== P ==
// audio_core
module audio_core(
	input clk,          
	input rst,          
	input tick,         
	input tick_1m,      
	input [15:0] accel_z,     
	input accel_valid,        
	output wire beat,   
	output [7:0] LED,   
	input PB_PLY, 	     
	input [3:0]  VOL,	  
	output P,		     
	output [3:0] SEGA,  
	output [7:0] SEGD,  
	output [7:0] BPM,   
	input [15:0] DATA,	  
	output note_req,      
	output song_end       
	);
	parameter
		NORMAL   = 2'b00,
		STACCATO = 2'b01,
		SLURRED  = 2'b10,
		BPM_COMM = 2'b11;
	reg [15:0] accel_out;        
	wire  [1:0] MODE;    
	wire  [3:0] NOTE;	   
	wire  [5:0] TONE;	   
	wire        DONE;   
	wire 	  END_SONG;
	wire 			  EN;
	reg PLAY;
	wire [7:0] DEFAULT_BPM = 8'd80;  
	reg LATCH_PB_PLY;      
	always @(posedge clk) begin
		if (rst) begin
			PLAY <= 0;
			LATCH_PB_PLY <= 0;
		end else begin
			if (PB_PLY && ~LATCH_PB_PLY)
				PLAY <= ~PLAY;
			LATCH_PB_PLY <= PB_PLY;
		end
	end
	always @ (posedge clk) begin
		if (rst)
			accel_out <= 0;
		else if (accel_valid)
			accel_out <= accel_z; 
	end
	assign MODE 	 = (DATA[15:14] == BPM_COMM) ? NORMAL :  DATA[15:14];
	assign NOTE 	 = (DATA[15:14] == BPM_COMM) ? 4'b0	 :  DATA[3:0];
	assign TONE 	 = DATA[13:8];
	assign END_SONG = PLAY && (DATA[15:14] == BPM_COMM) && (DATA[7:0] == 0);
	assign song_end = END_SONG;
	assign note_req = DONE & PLAY;
	double_thermometer LED_display (
		.accel(accel_out), 
		.out(LED)
		);
	beatmaker bm (
		 .clk(clk), 
		 .rst(rst),
		 .accel(accel_out), 
		 .beat(beat)
		 );
	bpmcalculator bpmcalc (
		.clk(clk), 
		.rst(rst),
		.tick(tick),
		.beat(beat), 
		.default_bpm(DEFAULT_BPM),
		.bpm_out(BPM)
	);
	timing_controller timing_ctrl_blk (clk, rst, tick_1m, BPM, MODE, NOTE, PLAY, EN, DONE);
	display  disp_blk (clk, rst, BPM, PLAY, SEGA, SEGD);
	tone     tone_blk (clk, rst, TONE, EN & PLAY ,VOL, P);
endmodule
Size in the first run: roughly 4400 cells after synthesis, roughly 74 I/O pins, ~27000 um2 of cells after synthesis.
export LEC_CHECK = 0
export ABC_AREA = 1
export CAP_MARGIN = 20
export CORE_MARGIN = 2
export CORE_UTILIZATION = 69
export CTS_CLUSTER_DIAMETER = 390
export CTS_CLUSTER_SIZE = 99
export PLACE_DENSITY = 0.86
export SLEW_MARGIN = 20
create_clock -name core_clock -period 4.81 [get_ports {clk}]
run.sh (not shown) runs the stock make flow with config.mk's settings and CLKGATE_MAP_FILE=.
FAIL P @ clock tree synthesis: tool exited with error
Changes in Q relative to P:
Settings: removing PLACE_DENSITY (formerly 0.86); setting SETUP_SLACK_MARGIN to 2.0 for the first time; removing CTS_CLUSTER_DIAMETER (formerly 390); removing ABC_AREA (formerly 1); changing CORE_UTILIZATION from 69 to 64; removing CTS_CLUSTER_SIZE (formerly 99); changing the clock period (ns, I/O delays scaled along) from 4.81 to 6.78.
## What came out
What ended Q was a tool error in global routing; the run never finished.
The higher share of synthesized cell area in and, or, nand and nor gates of Q and P is in P.
The lower horizontal extent of the die came out of P.
Delta (Q minus P): yosys stat chip area went up, netlist area before placement +4.9%.
Die height (P / Q): 0.941
Relative to P, die area has gone up in Q.
Taking P as the reference point, the area fraction in full adders, half adders and majority gates of Q falls by 0.66 points.
Q against P; yosys stat cell total is down by more than 10%.
--- input diff Q..R ---
Settings: PLACE_DENSITY newly set to 0.55; SETUP_SLACK_MARGIN changed from 2.0 to 1.54; CORE_UTILIZATION changed from 64 to 72; TNS_END_PERCENT newly set to 5; the clock period (ns, I/O delays scaled along) changed from 6.78 to 5.15.
Findings:
- For R, the flow was terminated by a tool error in clock tree synthesis and produced no final design.
- Floorplan utilization, Q and R: higher on R
- [compare] base=Q new=R: area of the core region now sits lower, total number of placement rows now sits lower.
- Half-perimeter wire length after placement delta for R relative to Q: 15000 um higher
- R improves on Q in die area.
- Measured against Q, the final weighted congestion in routability-driven placement of R comes out at 1.12 times the reference value.
What S does differently from R at the input level:
Settings: an added CTS_CLUSTER_SIZE of 33; an added HOLD_SLACK_MARGIN of 0.3; a deleted SETUP_SLACK_MARGIN that had been 1.54; a deleted TNS_END_PERCENT that had been 5; a change of CORE_UTILIZATION from 72 to 64; a deleted PLACE_DENSITY that had been 0.55; a change of the clock period (ns, I/O delays scaled along) from 5.15 to 3.94.
Findings:
S against R: estimated wirelength of the detail-placed design down 1.2%; worst-case setup slack after placement lower; core region area +12%.
S: it failed during global routing, and the tool reported GRT-0116.
